==> xenon <==
==> flow/design.v <==
module  fir(
	input clk,
	input rst_n,			
	input enable,
	input [2:0] tap,		 
	input [15:0] data_in,		
	output [17:0] data_out,		
	output complete
);
localparam
a0 = 16'd1,	 
a1 = 16'd2,
a2 = 16'd2,
a3 = 16'd3,
a4 = 16'd3,
a5 = 16'd3;
reg [15:0] data_reg_0;	 
reg [15:0] data_reg_1;
reg [15:0] data_reg_2;
reg [15:0] data_reg_3;
reg [15:0] data_reg_4;
reg [15:0] data_reg_5;
reg [15:0] multiplication_0;	 
reg [15:0] multiplication_1;
reg [15:0] multiplication_2;
reg [15:0] multiplication_3;
reg [15:0] multiplication_4;
reg [15:0] multiplication_5;
reg [16:0] sum_1;	 
reg [16:0] sum_2;
reg [16:0] sum_3;
reg [17:0] result;  
reg mul_stage, add_stage1, add_stage2, output_stage;	 
always @ (posedge clk or negedge rst_n)
    begin
        if(!rst_n)
        	begin
        		mul_stage <= 1'b0;
        		add_stage1 <= 1'b0;
        		add_stage2 <= 1'b0;
				output_stage <= 1'b0;
        	end
        else
        	begin
        			mul_stage <= enable;
        			add_stage1 <= mul_stage;
        			add_stage2 <= add_stage1;
        			output_stage <= add_stage2;
        	end
    end
always @ (posedge clk or negedge rst_n)
    begin
        if(!rst_n)
        	begin
        		data_reg_0 <= 0;
        		data_reg_1 <= 0;
        		data_reg_2 <= 0;
        		data_reg_3 <= 0;
			data_reg_4 <= 0;
        		data_reg_5 <= 0;
        	end
        else
        	begin
				case (tap)
					3'd2:
					begin
						if (enable) 
							begin
								data_reg_0 <= data_in;
								data_reg_1 <= data_reg_0;
							end
						else 
							begin
								data_reg_0 <= data_reg_0;
								data_reg_1 <= data_reg_1;
							end
					end
					3'd3:
					begin
						if (enable) 
							begin
								data_reg_0 <= data_in;
								data_reg_1 <= data_reg_0;
								data_reg_2 <= data_reg_1;
							end
						else 
							begin
								data_reg_0 <= data_reg_0;
								data_reg_1 <= data_reg_1;
								data_reg_2 <= data_reg_2;
							end
					end
					3'd4:
					begin
						if (enable) 
							begin
								data_reg_0 <= data_in;
								data_reg_1 <= data_reg_0;
								data_reg_2 <= data_reg_1;
								data_reg_3 <= data_reg_2;
							end
						else 
							begin
								data_reg_0 <= data_reg_0;
								data_reg_1 <= data_reg_1;
								data_reg_2 <= data_reg_2;
								data_reg_3 <= data_reg_3;
							end
					end
					3'd5:
					begin
						if (enable) 
							begin
								data_reg_0 <= data_in;
								data_reg_1 <= data_reg_0;
								data_reg_2 <= data_reg_1;
								data_reg_3 <= data_reg_2;
								data_reg_4 <= data_reg_3;
							end
						else 
							begin
								data_reg_0 <= data_reg_0;
								data_reg_1 <= data_reg_1;
								data_reg_2 <= data_reg_2;
								data_reg_3 <= data_reg_3;
								data_reg_4 <= data_reg_4;
							end
					end
					3'd6:
					begin
						if (enable) 
							begin
								data_reg_0 <= data_in;
								data_reg_1 <= data_reg_0;
								data_reg_2 <= data_reg_1;
								data_reg_3 <= data_reg_2;
								data_reg_4 <= data_reg_3;
								data_reg_5 <= data_reg_4;
							end
						else 
							begin
								data_reg_0 <= data_reg_0;
								data_reg_1 <= data_reg_1;
								data_reg_2 <= data_reg_2;
								data_reg_3 <= data_reg_3;
								data_reg_4 <= data_reg_4;
								data_reg_5 <= data_reg_5;
							end
					end
				endcase
        	end
    end
always @ (posedge clk or negedge rst_n)
    begin
        if(!rst_n)
        	begin
        		multiplication_0 <= 0;
        		multiplication_1 <= 0;
        		multiplication_2 <= 0;
        		multiplication_3 <= 0;
			multiplication_4 <= 0;
        		multiplication_5 <= 0;
        	end
        else
        	begin
				case (tap)
					3'd2:
					begin
						if(mul_stage)
							begin
								multiplication_0 <= a0 * data_reg_0;
								multiplication_1 <= a1 * data_reg_1;
							end
						else 
							begin
								multiplication_0 <= multiplication_0;
								multiplication_1 <= multiplication_1;
							end
					end
					3'd3:
					begin
						if(mul_stage)
							begin
								multiplication_0 <= a0 * data_reg_0;
								multiplication_1 <= a1 * data_reg_1;
								multiplication_2 <= a2 * data_reg_2;
							end
						else 
							begin
								multiplication_0 <= multiplication_0;
								multiplication_1 <= multiplication_1;
								multiplication_2 <= multiplication_2;
							end
					end
					3'd4:
					begin
						if(mul_stage)
							begin
								multiplication_0 <= a0 * data_reg_0;
								multiplication_1 <= a1 * data_reg_1;
								multiplication_2 <= a2 * data_reg_2;
								multiplication_3 <= a3 * data_reg_3;
							end
						else 
							begin
								multiplication_0 <= multiplication_0;
								multiplication_1 <= multiplication_1;
								multiplication_2 <= multiplication_2;
								multiplication_3 <= multiplication_3;
							end
					end
					3'd5:
					begin
						if(mul_stage)
							begin
								multiplication_0 <= a0 * data_reg_0;
								multiplication_1 <= a1 * data_reg_1;
								multiplication_2 <= a2 * data_reg_2;
								multiplication_3 <= a3 * data_reg_3;
								multiplication_4 <= a4 * data_reg_4;
							end
						else 
							begin
								multiplication_0 <= multiplication_0;
								multiplication_1 <= multiplication_1;
								multiplication_2 <= multiplication_2;
								multiplication_3 <= multiplication_3;
								multiplication_4 <= multiplication_4;
							end
					end
					3'd6:
					begin
						if(mul_stage)
							begin
								multiplication_0 <= a0 * data_reg_0;
								multiplication_1 <= a1 * data_reg_1;
								multiplication_2 <= a2 * data_reg_2;
								multiplication_3 <= a3 * data_reg_3;
								multiplication_4 <= a4 * data_reg_4;
								multiplication_5 <= a5 * data_reg_5;
							end
						else 
							begin
								multiplication_0 <= multiplication_0;
								multiplication_1 <= multiplication_1;
								multiplication_2 <= multiplication_2;
								multiplication_3 <= multiplication_3;
								multiplication_4 <= multiplication_4;
								multiplication_5 <= multiplication_5;
							end
					end
				endcase
        	end
    end
always @ (posedge clk or negedge rst_n)
    begin
        if(!rst_n)
        	begin
        		sum_1 <= 0;
        		sum_2 <= 0;
			sum_3 <= 0;
        	end
        else
        	begin
				case (tap)
					3'd2:
					begin
						if (add_stage1) 
							begin
								sum_1 <= multiplication_0 + multiplication_1;
								sum_2 <= 0;
							end
						else 
							begin
								sum_1 <= sum_1;
								sum_2 <= sum_2;
							end
					end
					3'd3:
					begin
						if (add_stage1) 
							begin
								sum_1 <= multiplication_0 + multiplication_1;
								sum_2 <= multiplication_2; 
							end
						else 
							begin
								sum_1 <= sum_1;
								sum_2 <= sum_2;
							end
					end
					3'd4:
					begin
						if (add_stage1) 
							begin
								sum_1 <= multiplication_0 + multiplication_1;
								sum_2 <= multiplication_2 + multiplication_3; 
							end
						else 
							begin
								sum_1 <= sum_1;
								sum_2 <= sum_2;
							end
					end
					3'd5:
					begin
						if (add_stage1) 
							begin
								sum_1 <= multiplication_0 + multiplication_1;
								sum_2 <= multiplication_2 + multiplication_3; 
								sum_3 <= multiplication_4;
							end
						else 
							begin
								sum_1 <= sum_1;
								sum_2 <= sum_2;
								sum_3 <= sum_3;
							end
					end
					3'd6:
					begin
						if (add_stage1) 
							begin
								sum_1 <= multiplication_0 + multiplication_1;
								sum_2 <= multiplication_2 + multiplication_3; 
								sum_3 <= multiplication_4 + multiplication_5; 
							end
						else 
							begin
								sum_1 <= sum_1;
								sum_2 <= sum_2;
								sum_3 <= sum_3;
							end
					end
				endcase
        	end
    end
always @ (posedge clk or negedge rst_n)
      begin
          if(!rst_n)
          	begin
          		result <= 0;
          	end
          else
          	begin
				case (tap)
					3'd2:
					begin
						if (add_stage2) 
							begin
								result <= sum_2 + sum_1;
							end
						else 
							begin
								result <= result;
							end
					end
					3'd3:
					begin
						if (add_stage2) 
							begin
								result <= sum_2 + sum_1;
							end
						else 
							begin
								result <= result;
							end
					end
					3'd4:
					begin
						if (add_stage2) 
							begin
								result <= sum_2 + sum_1;
							end
						else 
							begin
								result <= result;
							end
					end
					3'd5:
					begin
						if (add_stage2) 
							begin
								result <= sum_2 + sum_1 + sum_3;
							end
						else 
							begin
								result <= result;
							end
					end
					3'd6:
					begin
						if (add_stage2) 
							begin
								result <= sum_2 + sum_1 + sum_3;
							end
						else 
							begin
								result <= result;
							end
					end
				endcase
          	end
      end
assign data_out = result;	 
assign complete = output_stage;
endmodule
==> flow/run.sh <==
#!/bin/bash
# the make line also repeats each setting of config.mk as NAME=value (left out here)
make -C /OpenROAD-flow-scripts/flow DESIGN_CONFIG=/design/flow/config.mk WORK_HOME=/design/flow/orfs CLKGATE_MAP_FILE= finish
==> flow/config.mk <==
export PLATFORM = sky130hd
export DESIGN_NAME = fir
export DESIGN_NICKNAME = fir
export VERILOG_FILES = /design/flow/design.v
export SDC_FILE = /design/flow/constraint.sdc
export NUM_CORES = 4
export LEC_CHECK = 0
export ABC_AREA = 0
export CAP_MARGIN = 0
export CELL_PAD_IN_SITES_DETAIL_PLACEMENT = 0
export CORE_MARGIN = 2
export CORE_UTILIZATION = 72
export GPL_ROUTABILITY_DRIVEN = 0
export GPL_TIMING_DRIVEN = 1
export MAX_ROUTING_LAYER = met4
export PLACE_DENSITY = 0.65
export SETUP_SLACK_MARGIN = 0.57
export SLEW_MARGIN = 0
==> flow/constraint.sdc <==
create_clock -name core_clock -period 5.31 [get_ports {clk}]
set_input_delay 1.0620 -clock core_clock [delete_from_list [all_inputs] [get_ports {clk}]]
set_output_delay 1.0620 -clock core_clock [all_outputs]
set_load 0.01 [all_outputs]
==> harbor: changes against xenon <==
Settings changed: ABC_AREA 0 to 1, CORE_ASPECT_RATIO set to 0.87, MAX_ROUTING_LAYER met4 to met5, SETUP_SLACK_MARGIN 0.57 to -0.41.
==> flow/constraint.sdc (replaced) <==
create_clock -name core_clock -period 4.1 [get_ports {clk}]
set_input_delay 0.8200 -clock core_clock [delete_from_list [all_inputs] [get_ports {clk}]]
set_output_delay 0.8200 -clock core_clock [all_outputs]
set_load 0.01 [all_outputs]
==> notes.md <==
The synthesis and place-and-route flow finished, so here is a summary.

The number of global-route vias before repair came out at 10,600. The total buffers and inverters traversed by the critical path is 1. The number of clock buffers in the layout came out at 40. Routing resource usage on met3 recorded by global route was 4.26%. The final cell area excluding filler cells came out at 16,500 sq um.

The run finished with no timing, DRC or antenna violations. After layout, the inverter instance count without clock inverters stands at 39. The met1 routing resource usage after global routing is 42.6%. The share of total power dissipated in combinational logic is 54.8%. Total global-route track usage over all layers is 32.0%.
The numbers above come from xenon.

==> notes.md <==
The synthesis and place-and-route flow finished, so here is a summary.

The total global-route track usage is 36.0%. The routed metal-1 wirelength is 18,900 microns. The number of buffers and inverters on the critical path is 3.

The final cell area excluding filler cells is 18,200 sq um. The flow ran to the end and the layout has no timing, DRC or antenna violations. The cell-mix breakdown from Yosys lists the adder-cell area share as 10.1%. The number of global-route vias before repair is 14,500. The cell sequence reported for the critical path is ha_1, inv_1, fa_1, inv_1, nand3_1, nand2_1, nand2_1, nand2_1, nand2_1, nand2_1, nand2_1, and2_1, ha_1, nand2_1, inv_1, nand2_1, nor3_1, nand2_1, nand2_1, nand2_1, nand3_1, nand2_1, nand2_1, nand2_1.

The number of logic inverters in the finished layout came out at 255. The fraction of met3 tracks used by global routing came out at 4.65%. After layout, the clock buffer instance count stands at 34.
The numbers above come from harbor.



==> inputs of job 6149 <==
RTL: the design.v shown in full above, as it stands there.
==> flow/config.mk <==
export PLATFORM = sky130hd
export DESIGN_NAME = fir
export DESIGN_NICKNAME = fir
export VERILOG_FILES = /design/flow/design.v
export SDC_FILE = /design/flow/constraint.sdc
export NUM_CORES = 4
export LEC_CHECK = 0
export ABC_AREA = 1
export CAP_MARGIN = 25
export CELL_PAD_IN_SITES_DETAIL_PLACEMENT = 1
export CORE_MARGIN = 2
export CORE_UTILIZATION = 40
export HOLD_SLACK_MARGIN = 0.13
export MAX_ROUTING_LAYER = met4
export SETUP_SLACK_MARGIN = -0.05
export SLEW_MARGIN = 20
==> flow/constraint.sdc <==
create_clock -name core_clock -period 4.0 [get_ports {clk}]
set_input_delay 0.8000 -clock core_clock [delete_from_list [all_inputs] [get_ports {clk}]]
set_output_delay 0.8000 -clock core_clock [all_outputs]
set_load 0.01 [all_outputs]
run.sh (not shown) runs the stock make flow with config.mk's settings and CLKGATE_MAP_FILE=.
==> job 3965: changes against job 6149 <==
==> flow/config.mk (replaced) <==
export PLATFORM = sky130hd
export DESIGN_NAME = fir
export DESIGN_NICKNAME = fir
export VERILOG_FILES = /design/flow/design.v
export SDC_FILE = /design/flow/constraint.sdc
export NUM_CORES = 4
export LEC_CHECK = 0
export ABC_AREA = 1
export CAP_MARGIN = 20
export CORE_MARGIN = 2
export CORE_UTILIZATION = 70
export CTS_CLUSTER_DIAMETER = 379
export CTS_CLUSTER_SIZE = 22
export SETUP_SLACK_MARGIN = -0.1
export SLEW_MARGIN = 20
==> flow/constraint.sdc (replaced) <==
create_clock -name core_clock -period 2.36 [get_ports {clk}]
set_input_delay 0.4720 -clock core_clock [delete_from_list [all_inputs] [get_ports {clk}]]
set_output_delay 0.4720 -clock core_clock [all_outputs]
set_load 0.01 [all_outputs]
==> job 8942: changes against job 6149 <==
==> flow/config.mk (replaced) <==
export PLATFORM = sky130hd
export DESIGN_NAME = fir
export DESIGN_NICKNAME = fir
export VERILOG_FILES = /design/flow/design.v
export SDC_FILE = /design/flow/constraint.sdc
export NUM_CORES = 4
export LEC_CHECK = 0
export ABC_AREA = 1
export CAP_MARGIN = 40
export CORE_MARGIN = 2
export CORE_UTILIZATION = 72
export CTS_CLUSTER_DIAMETER = 363
export CTS_CLUSTER_SIZE = 15
export PLACE_DENSITY_LB_ADDON = 0.16
export SETUP_SLACK_MARGIN = -0.1
export SLEW_MARGIN = 20
==> flow/constraint.sdc (replaced) <==
create_clock -name core_clock -period 2.69 [get_ports {clk}]
set_input_delay 0.5380 -clock core_clock [delete_from_list [all_inputs] [get_ports {clk}]]
set_output_delay 0.5380 -clock core_clock [all_outputs]
set_load 0.01 [all_outputs]
==> README.md <==
| Metric | Value | Unit |
| --- | --- | --- |
| Status | complete, but fails checks | - |
| Violated layout checks | setup timing | - |
| Placed Cells incl. Taps | 2678 | - |
| Reported combinational group power | 21.4 | mW |
| Total of endpoints with negative setup slack in the final report | 16 | - |
| Fin worst setup slack | -872 | ps |
| GR met1 Demand/Resource | 0.503 | - |
| Internal portion of total power | 16.2 | mW |
| Delay contributed by the slowest stage of the critical path | 400 | ps |
| Met2 wirelength from detailed routing | 24800 | um |
| Via count of the routed design | 17.0k | - |
| Critical Path Slowest Stage Cell | sky130_fd_sc_hd__dfrtp_1 | - |
| Routed WL per cell | 19.6 | um |
| Top Metal Used | met5 | - |
| Comb area share | 0.495 | - |
# the run above: job 3965

==> README.md <==
| Metric | Value | Unit |
| --- | --- | --- |
| Delay contributed by the slowest stage of the critical path | 490 | ps |
| Fin worst setup slack | -433 | ps |
| Placed Cells incl. Taps | 2636 | - |
| Status | complete, but fails checks | - |
| Met2 wirelength from detailed routing | 24800 | um |
| Top Metal Used | met4 | - |
| Reported combinational group power | 17.5 | mW |
| Critical Path Slowest Stage Cell | sky130_fd_sc_hd__dfrtp_1 | - |
| GR met1 Demand/Resource | 0.529 | - |
| Violated layout checks | setup timing | - |
| Internal portion of total power | 14.0 | mW |
| Total of endpoints with negative setup slack in the final report | 14 | - |
| Comb area share | 0.495 | - |
# the run above: job 8942

==> README.md <==
| Metric | Value | Unit |
| --- | --- | --- |
| Status | timing/DRC/antenna clean | - |
| Comb area share | 0.476 | - |
| Placed Cells incl. Taps | 2787 | - |
| Critical Path Slowest Stage Cell | sky130_fd_sc_hd__fa_1 | - |
| Routed WL per cell | 17.6 | um |
| Fin worst setup slack | 746 | ps |
| Via count of the routed design | 15.0k | - |
| Delay contributed by the slowest stage of the critical path | 390 | ps |
| Reported combinational group power | 8.38 | mW |
| Met3 demand-to-capacity share in global routing | 0.0272 | - |
| Antenna Cells | 0 | - |
| Top Metal Used | met4 | - |
| Met2 wirelength from detailed routing | 24500 | um |
| GR met1 Demand/Resource | 0.300 | - |
| Routed length on met1 | 22500 | um |
| Top comb family, area | simple AND/OR/NAND/NOR gates | - |
| Total of endpoints with negative setup slack in the final report | 0 | - |
| Total of clock buffers placed in the layout | 42 | - |
| Internal portion of total power | 8.18 | mW |
| Total Routing Usage GR | 0.241 | - |
# the run above: job 6149

Power figures rest on the tool's default switching activity, not on a simulated workload.
